// cordic_2taylor
module cordic_2taylor (
input clk,
input reset,
input signed [15:0] ang,
input signed [15:0] xin,
input signed [15:0] yin,
output signed [15:0] Xout,
output signed [15:0] Yout);
wire signed [15:0] x1, y1, theta1;           
wire signed [15:0] x2, y2, theta2;           
wire signed [15:0] x3, y3, theta3;           
    stage_1 S1(xin,yin,ang,clk,reset,x1,y1,theta1);
    stage_23 S2(x1,y1,theta1,clk,reset,x2,y2,theta2);
    stage_45 S3(x2,y2,theta2,clk,reset,x3,y3,theta3);
    last_stage S4(x3,y3,theta3,clk,reset,Xout,Yout);
endmodule
Size: roughly 4600 cells after synthesis, about 180 flip-flops, about 82 I/O pins, about 0.031 mm^2 of cells after synthesis.
==> flow/config.mk <==
export PLATFORM = sky130hd
export DESIGN_NAME = cordic_2taylor
export DESIGN_NICKNAME = cordic_2taylor
export VERILOG_FILES = /design/flow/design.v
export SDC_FILE = /design/flow/constraint.sdc
export NUM_CORES = 4
export LEC_CHECK = 0
export ABC_AREA = 1
export CAP_MARGIN = 15
export CORE_MARGIN = 2
export CORE_UTILIZATION = 72
export CTS_CLUSTER_DIAMETER = 338
export CTS_CLUSTER_SIZE = 99
export HOLD_SLACK_MARGIN = -0.07
export SLEW_MARGIN = 20
export TNS_END_PERCENT = 5
==> flow/constraint.sdc <==
create_clock -name core_clock -period 8.23 [get_ports {clk}]
set_input_delay 1.6460 -clock core_clock [delete_from_list [all_inputs] [get_ports {clk}]]
set_output_delay 1.6460 -clock core_clock [all_outputs]
set_load 0.01 [all_outputs]
run.sh (not shown) runs the stock make flow with config.mk's settings and CLKGATE_MAP_FILE=.
The starting point finished but failed the layout checks on setup timing.
==> next run, changes <==
==> flow/config.mk (replaced) <==
export PLATFORM = sky130hd
export DESIGN_NAME = cordic_2taylor
export DESIGN_NICKNAME = cordic_2taylor
export VERILOG_FILES = /design/flow/design.v
export SDC_FILE = /design/flow/constraint.sdc
export NUM_CORES = 4
export LEC_CHECK = 0
export CAP_MARGIN = 20
export CORE_MARGIN = 2
export CORE_UTILIZATION = 72
export PLACE_DENSITY = 0.65
export SETUP_SLACK_MARGIN = -0.71
export SLEW_MARGIN = 20
==> flow/constraint.sdc (replaced) <==
create_clock -name core_clock -period 7.15 [get_ports {clk}]
set_input_delay 1.4300 -clock core_clock [delete_from_list [all_inputs] [get_ports {clk}]]
set_output_delay 1.4300 -clock core_clock [all_outputs]
set_load 0.01 [all_outputs]
The new run stopped in global routing (GRT-0232).
Synthesized area increases by about 2.6%.
Die size increases by about 2.6%.
Synthesized cell count decreases by 8.9%.
==> next run, changes <==
--- a/flow/config.mk
+++ b/flow/config.mk
@@ -9,5 +9,3 @@
 export CORE_MARGIN = 2
-export CORE_UTILIZATION = 72
-export PLACE_DENSITY = 0.65
-export SETUP_SLACK_MARGIN = -0.71
+export CORE_UTILIZATION = 66
 export SLEW_MARGIN = 20
==> flow/constraint.sdc (replaced) <==
create_clock -name core_clock -period 8.24 [get_ports {clk}]
set_input_delay 1.6480 -clock core_clock [delete_from_list [all_inputs] [get_ports {clk}]]
set_output_delay 1.6480 -clock core_clock [all_outputs]
set_load 0.01 [all_outputs]
The changed run finished but failed the layout checks on setup timing.
Synthesized cell count is unchanged.
Synthesized area stays the same.
Die size grows by about 9%.

Setup of run 1:
cordic_2taylor again, from the RTL that the note above started with.
clock: 10.0 ns
lec_check: 0
abc_area: 1
cap_margin: 20
core_margin: 2
core_utilization: 58
cts_cluster_diameter: 328
cts_cluster_size: 98
place_density: 0.42
setup_slack_margin: -0.61
slew_margin: 20
tns_end_percent: 45
Run 1 has completed all stages; timing, DRC and antenna checks passed.
Relative to run 1, the following input files were edited for run 2:
==> flow/config.mk <==
export PLATFORM = sky130hd
export DESIGN_NAME = cordic_2taylor
export DESIGN_NICKNAME = cordic_2taylor
export VERILOG_FILES = /design/flow/design.v
export SDC_FILE = /design/flow/constraint.sdc
export NUM_CORES = 4
export LEC_CHECK = 0
export ABC_AREA = 1
export CAP_MARGIN = 0
export CORE_MARGIN = 2
export CORE_UTILIZATION = 40
export CTS_CLUSTER_DIAMETER = 338
export CTS_CLUSTER_SIZE = 43
export HOLD_SLACK_MARGIN = -0.07
export PLACE_DENSITY_LB_ADDON = 0.02
export SETUP_SLACK_MARGIN = -0.97
export SLEW_MARGIN = 0
### Flow results
Smallest hold slack (run 2 over run 1): decrease, 0.0072 ns
Vertical die size: higher on run 2
Re worst reg-to-reg setup slack: run 2 is 0.03 ns down on run 1.
[run 2] number of detailed-route iterations in the first pass fell 1 relative to run 1
On non-clock buffer count: run 2 sits above run 1.
[run 2 vs run 1] worst slew margin relative to its limit: lower in run 2
Run 2 vs. run 1: synthesis-to-layout area growth moved up.
On cell area after layout, run 1 beats run 2.
Here is what was changed in the inputs of run 3 compared with run 2.
==> flow/config.mk <==
export PLATFORM = sky130hd
export DESIGN_NAME = cordic_2taylor
export DESIGN_NICKNAME = cordic_2taylor
export VERILOG_FILES = /design/flow/design.v
export SDC_FILE = /design/flow/constraint.sdc
export NUM_CORES = 4
export LEC_CHECK = 0
export CAP_MARGIN = 20
export CELL_PAD_IN_SITES_DETAIL_PLACEMENT = 2
export CORE_MARGIN = 2
export CORE_UTILIZATION = 40
export GPL_ROUTABILITY_DRIVEN = 0
export MAX_ROUTING_LAYER = met4
export SETUP_SLACK_MARGIN = 2.05
export SLEW_MARGIN = 20
export TNS_END_PERCENT = 60
--- outcome ---
Run 3 did not finish: a tool error stopped it during 5_1_grt.
Mapped cell area, run 3 vs run 2: up by a few percent
Sort run 3 and run 2 by mean area per synthesized cell, ascending, and run 2 comes first.
Relative to run 2, synthesized cell count decreased by 405 in run 3.
Re xor and xnor fraction of the mapped netlist area: run 3 and run 2 aren't equal, and the higher value belongs to run 2.
The compound-gate portion of the synthesized area of run 3 exceeds that of run 2 by 7.8 points.
Compared to run 2, run 3 has chip area estimate from yosys synthesis 2.6% higher.
Per the comparison of run 3 with run 2, placed instance count now sits lower, number of cells in the yosys synthesis report decreased 405.
Run 3 against run 2: pre-CTS setup slack saw a decrease; total die area moved up; simple-gate portion of the synthesized area lost 1.8 points.
[inputs] run 4 vs run 3
==> flow/config.mk <==
export PLATFORM = sky130hd
export DESIGN_NAME = cordic_2taylor
export DESIGN_NICKNAME = cordic_2taylor
export VERILOG_FILES = /design/flow/design.v
export SDC_FILE = /design/flow/constraint.sdc
export NUM_CORES = 4
export LEC_CHECK = 0
export ABC_AREA = 1
export CAP_MARGIN = 20
export CORE_MARGIN = 2
export CORE_UTILIZATION = 70
export CTS_CLUSTER_DIAMETER = 328
export CTS_CLUSTER_SIZE = 15
export PLACE_DENSITY = 0.42
export SETUP_SLACK_MARGIN = -0.61
export SLEW_MARGIN = 20
export TNS_END_PERCENT = 45
### Flow results
The flow did not stop early for run 4: all stages ran, and the layout cleared the timing, design-rule and antenna checks.
Floorplan row count: run 4 vs run 3 down 27
On die size, the lower figure sits with run 4, not run 3.
Diff run 3 -> run 4: area fraction in mux cells lower, synthesized net count moved up, instance count of the mapped netlist now larger, post-cts gate resize count moved down, total cell area reported by yosys after synthesis moved down.
As of run 4, horizontal die dimension had fallen by more than a quarter compared to run 3.
Input-level comparison between run 5 and run 4:
==> flow/config.mk <==
export PLATFORM = sky130hd
export DESIGN_NAME = cordic_2taylor
export DESIGN_NICKNAME = cordic_2taylor
export VERILOG_FILES = /design/flow/design.v
export SDC_FILE = /design/flow/constraint.sdc
export NUM_CORES = 4
export LEC_CHECK = 0
export ABC_AREA = 0
export CAP_MARGIN = 25
export CORE_MARGIN = 2
export CORE_UTILIZATION = 63
export CTS_CLUSTER_DIAMETER = 338
export CTS_CLUSTER_SIZE = 100
export HOLD_SLACK_MARGIN = -0.07
export PLACE_DENSITY = 0.91
export SETUP_SLACK_MARGIN = -0.97
export SLEW_MARGIN = 0
Notes after the runs:
- What run 5 reported for first-pass GRT wire length has to be multiplied by 0.883 to get the figure for run 4.
- Across run 4 and run 5, a clean result was obtained everywhere but in run 5.
- STATUS run=run 5 STAGES=ALL_DONE FINAL_CHECKS=FAILED CAUSE=setup timing
- met3 wirelength from detailed routing came out higher on run 5 than on run 4.
- [compare] base=run 4 new=run 5: number of storage elements in the synthesis netlist neither gained nor lost much; proportion of synthesized flip-flops having asynchronous set or reset closely matched the old numbers; synthesis-to-finish area growth grew by 7.0 points; part of the cycle the worst path needs increased by 8.7 points relative to the old numbers.
- Run 5 reports its origin of the worst setup path as xin[2] while run 4 reports xin[0].
- Run 5: horizontal die size is 14 um higher than what run 4 reported.
- Comparing antenna diode count for run 5 and run 4, the smaller number came from run 4.
- Looking at global-route usage across run 5 and run 4, the one that comes out higher is run 4.
- On logic area, the higher figure sits with run 5, not run 4.
> inputs changed (run 5 -> run 6)
==> flow/config.mk <==
export PLATFORM = sky130hd
export DESIGN_NAME = cordic_2taylor
export DESIGN_NICKNAME = cordic_2taylor
export VERILOG_FILES = /design/flow/design.v
export SDC_FILE = /design/flow/constraint.sdc
export NUM_CORES = 4
export LEC_CHECK = 0
export CAP_MARGIN = 20
export CORE_MARGIN = 2
export CORE_UTILIZATION = 65
export SLEW_MARGIN = 20
==> flow/constraint.sdc <==
create_clock -name core_clock -period 11.7 [get_ports {clk}]
set_input_delay 2.3400 -clock core_clock [delete_from_list [all_inputs] [get_ports {clk}]]
set_output_delay 2.3400 -clock core_clock [all_outputs]
set_load 0.01 [all_outputs]
## What came out
Run 6: all stages complete, timing, DRC and antenna checks passed
Cell area in run 6 vs run 5: down about 7%
Comparing met2 usage for run 6 and run 5, the smaller number came from run 6.
Count of clock-buffer cells in the layout (run 6 over run 5): increase, 1
Compared with run 5, in run 6 residual antenna-violating net count after detailed routing closely matched the old numbers, delay of the slowest cell on the worst path dropped 0.02 ns.
Row global-route wire length before repair: run 6 lower / run 5 higher
In the metrics for run 6 and run 5, the one carrying the lower share of the cycle needed by the critical path after routing is run 6.
Comparing run 6 and run 5, the higher number of standard cells in the layout, taps in and fillers out was measured on run 5.

The RTL this note starts from:
==> flow/design.v <==
module sin_h(
    input signed [15:0] r_in,
    output signed [15:0] r_out
    );
     wire signed [15:0] a,b,c,d;
     assign a = r_in + (r_in >>> 2);
     assign b = (a >>> 4)+(r_in >>> 6);
     assign c = b+a; 
     assign d = (c >>> 5)+(r_in);
     assign r_out = d >>>1;     
endmodule
module cos_h(
    input signed [15:0] r,
    output signed [15:0] r_o
    );
    wire signed [15:0] a,b,c,d;
  assign a = r + (r >>> 2);
  assign b = r + (a >>> 2);
  assign c = b >>> 9;
  assign d = r + (r >>> 3);
  assign r_o = c+d;
endmodule
module sinh_23(
    input signed [15:0] rin,
    input S,
    output signed [15:0] rout
    );
     wire signed [15:0] a,b,c,d,e;
     assign a = (rin >>> 4)+ rin;
     assign b = rin + (rin >>> 9);
     assign c = b + (a >>> 7);
     assign d = c >>> 2;
     assign e = b >>> 3;
     assign rout = S? d:e;
endmodule
module cosh_23(
    input signed [15:0] ri,
    input sel,
    output signed [15:0] ro
    );
    wire signed [15:0] a,b,c,d;
    assign a = ri >>>7;
    assign b = (ri >>> 8)+ ri;
    assign c = b >>> 5;
    assign d = sel? c:b;
    assign ro = d + ri;
endmodule
module sinh_45(
    input signed [15:0] rin,
    input s,
    output signed [15:0] rout    
    );
    wire signed [15:0] a,b,c;
    assign a = rin >>> 4;
    assign b = rin >>> 5;
    assign c = s? a:b;
    assign rout = c;
endmodule
module cosh_45(
    input signed [15:0] rin,
    input s,
    output signed [15:0] rout    
    );
    wire signed [15:0] a,b,c;
    assign a = rin >>> 11;
    assign b = rin >>> 9;
    assign c = s? b:a;
    assign rout = rin + c;
endmodule
module stage_1(
    input signed [15:0] x_in,
    input signed [15:0] y_in,
    input signed [15:0] ang_in,
    input clk,
    input reset,
    output reg signed [15:0] x_out,
    output reg signed [15:0] y_out,
    output reg signed [15:0] ang_out
    );
    wire signed [15:0] p,q,u,v,abs_theta;
    assign abs_theta = ang_in[15] ? (~ang_in + 1'b1) : ang_in;
    reg signed [15:0] r,s,w,x,z,k; 
    sin_h S1(.r_in(y_in), .r_out(q));
    sin_h S2(.r_in(x_in), .r_out(u));
    cos_h C1(.r(x_in), .r_o(p));
    cos_h C2(.r(y_in), .r_o(v));
    always @(posedge clk, posedge reset)
    begin
    if(reset)
      begin
      x_out <= 16'b0000000000000000;
      y_out <= 16'b0000000000000000;
      ang_out <= 16'b0000000000000000;
      end
    else
    begin
      if (abs_theta <= 16'b0001000000000000)
         begin
         x_out <= x_in;
         y_out <= y_in;
         ang_out <= ang_in;
         end
      else 
         begin
         case(ang_in[15])
         1'b0: begin 
              x_out <= p+q; 
              y_out <= u+v; 
              ang_out <= ang_in - 16'b0010000000000000; 
              end
         1'b1: begin 
              x_out <= p-q; 
              y_out <= v-u; 
              ang_out <= ang_in + 16'b0010000000000000; 
              end
          endcase
         end
  end
end
endmodule
module stage_23(
    input signed [15:0] x_pr,
    input signed [15:0] y_pr,
    input signed [15:0] ang_pr,
    input clk,
    input reset,
    output reg signed [15:0] sx2_op,
    output reg signed [15:0] sy2_op,
    output reg signed [15:0] sa2_op
    );
  wire signed [15:0] abs_theta,o1,o2,o3,o4,w1,w2,w3,w4;
  assign abs_theta = ang_pr[15] ? (~ang_pr + 1'b1) : ang_pr;
  wire sel23;
  assign sel23 = (abs_theta > 16'b0000110000000000)?1'b1:1'b0;
  sinh_23 S1(.rin(x_pr),.S(sel23),.rout(o1));
  sinh_23 S2(.rin(y_pr),.S(sel23),.rout(o2));
  cosh_23 C1(.ri(x_pr),.sel(sel23),.ro(o3));
  cosh_23 C2(.ri(y_pr),.sel(sel23),.ro(o4)); 
always @(posedge clk, posedge reset)
begin
  if(reset)
      begin
      sx2_op <= 16'b0000000000000000;
      sy2_op<= 16'b0000000000000000;
      sa2_op <= 16'b0000000000000000;
      end
  else 
     begin
     if (abs_theta > 16'b0000110000000000 | abs_theta <= 16'b0000010000000000)
      begin
      sx2_op <= x_pr;
      sy2_op <= y_pr;
      sa2_op <= ang_pr;
      end
  else
      begin
         if(ang_pr[15])
          begin
          sx2_op <= o3 - o2;
          sy2_op <= o4 - o1;
          sa2_op <= sel23? (ang_pr + 16'b0001000000000000) : (ang_pr + 16'b0000100000000000);
          end
         else
          begin
          sx2_op <= o3 + o2;
          sy2_op <= o4 + o1;
          sa2_op <= sel23? (ang_pr - 16'b0001000000000000) : (ang_pr - 16'b0000100000000000);
          end
      end 
    end
end
endmodule  
module stage_45(
    input signed [15:0] sx2_op,
    input signed [15:0] sy2_op,
    input signed [15:0] sa2_op,
    input clk,
    input reset,
    output reg signed [15:0] x_nxt,
    output reg signed [15:0] y_nxt,
    output reg signed [15:0] ang_nxt
    );
    wire signed [15:0] o5,o6,o7,o8,w5,w6,w7,w8,abs_theta2;
    wire sel45;
    assign abs_theta2 = sa2_op[15] ? (~sa2_op + 1'b1) : sa2_op;
    assign sel45 = (abs_theta2 > 16'b0000001100000000)? 1'b1:1'b0;
sinh_45 S3(.rin(sx2_op),.s(sel45),.rout(o5));
sinh_45 S4(.rin(sy2_op),.s(sel45),.rout(o6));
cosh_45 C3(.rin(sx2_op),.s(sel45),.rout(o7));
cosh_45 C4(.rin(sy2_op),.s(sel45),.rout(o8));
always @(posedge clk, posedge reset)
begin
   if(reset)
      begin
      x_nxt <= 16'b0000000000000000;
      y_nxt <= 16'b0000000000000000;
      ang_nxt <= 16'b0000000000000000;
      end
   else
      begin
         if(abs_theta2 <= 16'b0000000100000000)
             begin
             x_nxt <= sx2_op;
             y_nxt <= sy2_op;
             ang_nxt <= sa2_op;
             end 
         else
             begin
             if(sa2_op[15])
                begin
                x_nxt <= o7 - o5;
                y_nxt <= o8 - o6;
                ang_nxt <= sel45? (sa2_op + 16'b0000010000000000) : (sa2_op + 16'b0000001000000000);
                end
             else
                begin
                x_nxt <= o7 + o5;
                y_nxt <= o8 + o6;
                ang_nxt <= sel45? (sa2_op - 16'b0000010000000000) : (sa2_op - 16'b0000001000000000);
                end
             end
      end
end
endmodule
module last_stage(
    input signed [15:0] x3,
    input signed [15:0] y3,
    input signed [15:0] ang3,
    input clk,
    input reset,
    output reg signed [15:0] xf,
    output reg signed [15:0] yf
    );
    wire signed [15:0] abs_theta,w1,w2,w3,w4,w5,w6;
    assign abs_theta = ang3[15] ? (~ang3 + 1'b1) : ang3;
    wire [3:0] k;
    assign k = abs_theta[15:12] + abs_theta[11];
    assign w1 = y3 >>> 9;
    assign w2 = x3 >>> 9;
    assign w3 = k*w1;
    assign w4 = k*w2;
    always @(posedge clk, posedge reset)
    begin
       if (reset)
         begin
         xf <= 16'b0000000000000000;
         yf <= 16'b0000000000000000;
         end
       else 
          begin
               if (ang3[15])
                 begin
                 xf <= x3 + w3;
                 yf <= y3 + w4;
                 end
               else 
                 begin
                 xf <= x3 - w3;
                 yf <= y3 - w4;
                 end
          end
    end
endmodule
`timescale 1ns / 100ps
module cordic_2taylor (
input clk,
input reset,
input signed [15:0] ang,
input signed [15:0] xin,
input signed [15:0] yin,
output signed [15:0] Xout,
output signed [15:0] Yout);
wire signed [15:0] x1, y1, theta1;           
wire signed [15:0] x2, y2, theta2;           
wire signed [15:0] x3, y3, theta3;           
    stage_1 S1(xin,yin,ang,clk,reset,x1,y1,theta1);
    stage_23 S2(x1,y1,theta1,clk,reset,x2,y2,theta2);
    stage_45 S3(x2,y2,theta2,clk,reset,x3,y3,theta3);
    last_stage S4(x3,y3,theta3,clk,reset,Xout,Yout);
endmodule
Settings: LEC_CHECK=0, CAP_MARGIN=0, CORE_MARGIN=2, CORE_UTILIZATION=72, CTS_CLUSTER_DIAMETER=88, SLEW_MARGIN=20; clock period 8.35 ns.
The starting point aborted during global routing (5_1_grt).
Next try:
CORE_UTILIZATION = 40   (was 72)
CTS_CLUSTER_DIAMETER = default   (was 88)
GPL_TIMING_DRIVEN = 0   (was default)
HOLD_SLACK_MARGIN = 0.17   (was default)
clock period = 8.67 ns   (was 8.35 ns; I/O delays follow)
Result: The new run finished but fails on negative setup slack; die size increases by 78%; synthesized cell count is unchanged; area after synthesis stays the same.
Next try:
CAP_MARGIN = 20   (was 0)
CORE_UTILIZATION = 18   (was 40)
GPL_TIMING_DRIVEN = default   (was 0)
HOLD_SLACK_MARGIN = default   (was 0.17)
clock period = 9.78 ns   (was 8.67 ns; I/O delays follow)
After rerunning: With this change the flow went through all stages and came out clean; utilization falls by 25 points; hold slack is about the same; worst setup slack gains 0.93 ns; area after synthesis does not change; global-route usage decreases by 13 points; first-iteration DRC count decreases by 2.6%.
Next try:
CORE_UTILIZATION = 40   (was 18)
GPL_ROUTABILITY_DRIVEN = 0   (was default)
MAX_ROUTING_LAYER = met4   (was default)
clock period = 10.0 ns   (was 9.78 ns; I/O delays follow)
Effect: Setup slack is worse by 0.0062 ns; via count decreases by about 2.2%; hold slack is worse by 0.020 ns.
Next try:
CORE_UTILIZATION = 66   (was 40)
GPL_ROUTABILITY_DRIVEN = default   (was 0)
SETUP_SLACK_MARGIN = 1.5   (was default)
clock period = 9.5 ns   (was 10.0 ns; I/O delays follow)
What happened:
- register-to-register slack gets worse by 0.46 ns
- design area goes up by about 2.5%
- routed wire length rises by about 7%
- count of clock-buffer cells in the layout increases by 2
- cell count is lower by 6.6%
Next try:
CORE_UTILIZATION = 72   (was 66)
CTS_CLUSTER_DIAMETER = 264   (was default)
PLACE_DENSITY = 0.66   (was default)
clock period = 9.09 ns   (was 9.5 ns; I/O delays follow)
Now the flow did not get past global routing (5_1_grt) (GRT-0232).
Die area is lower by about 8%.
Area after synthesis is unchanged.
Synthesized cell count is unchanged.
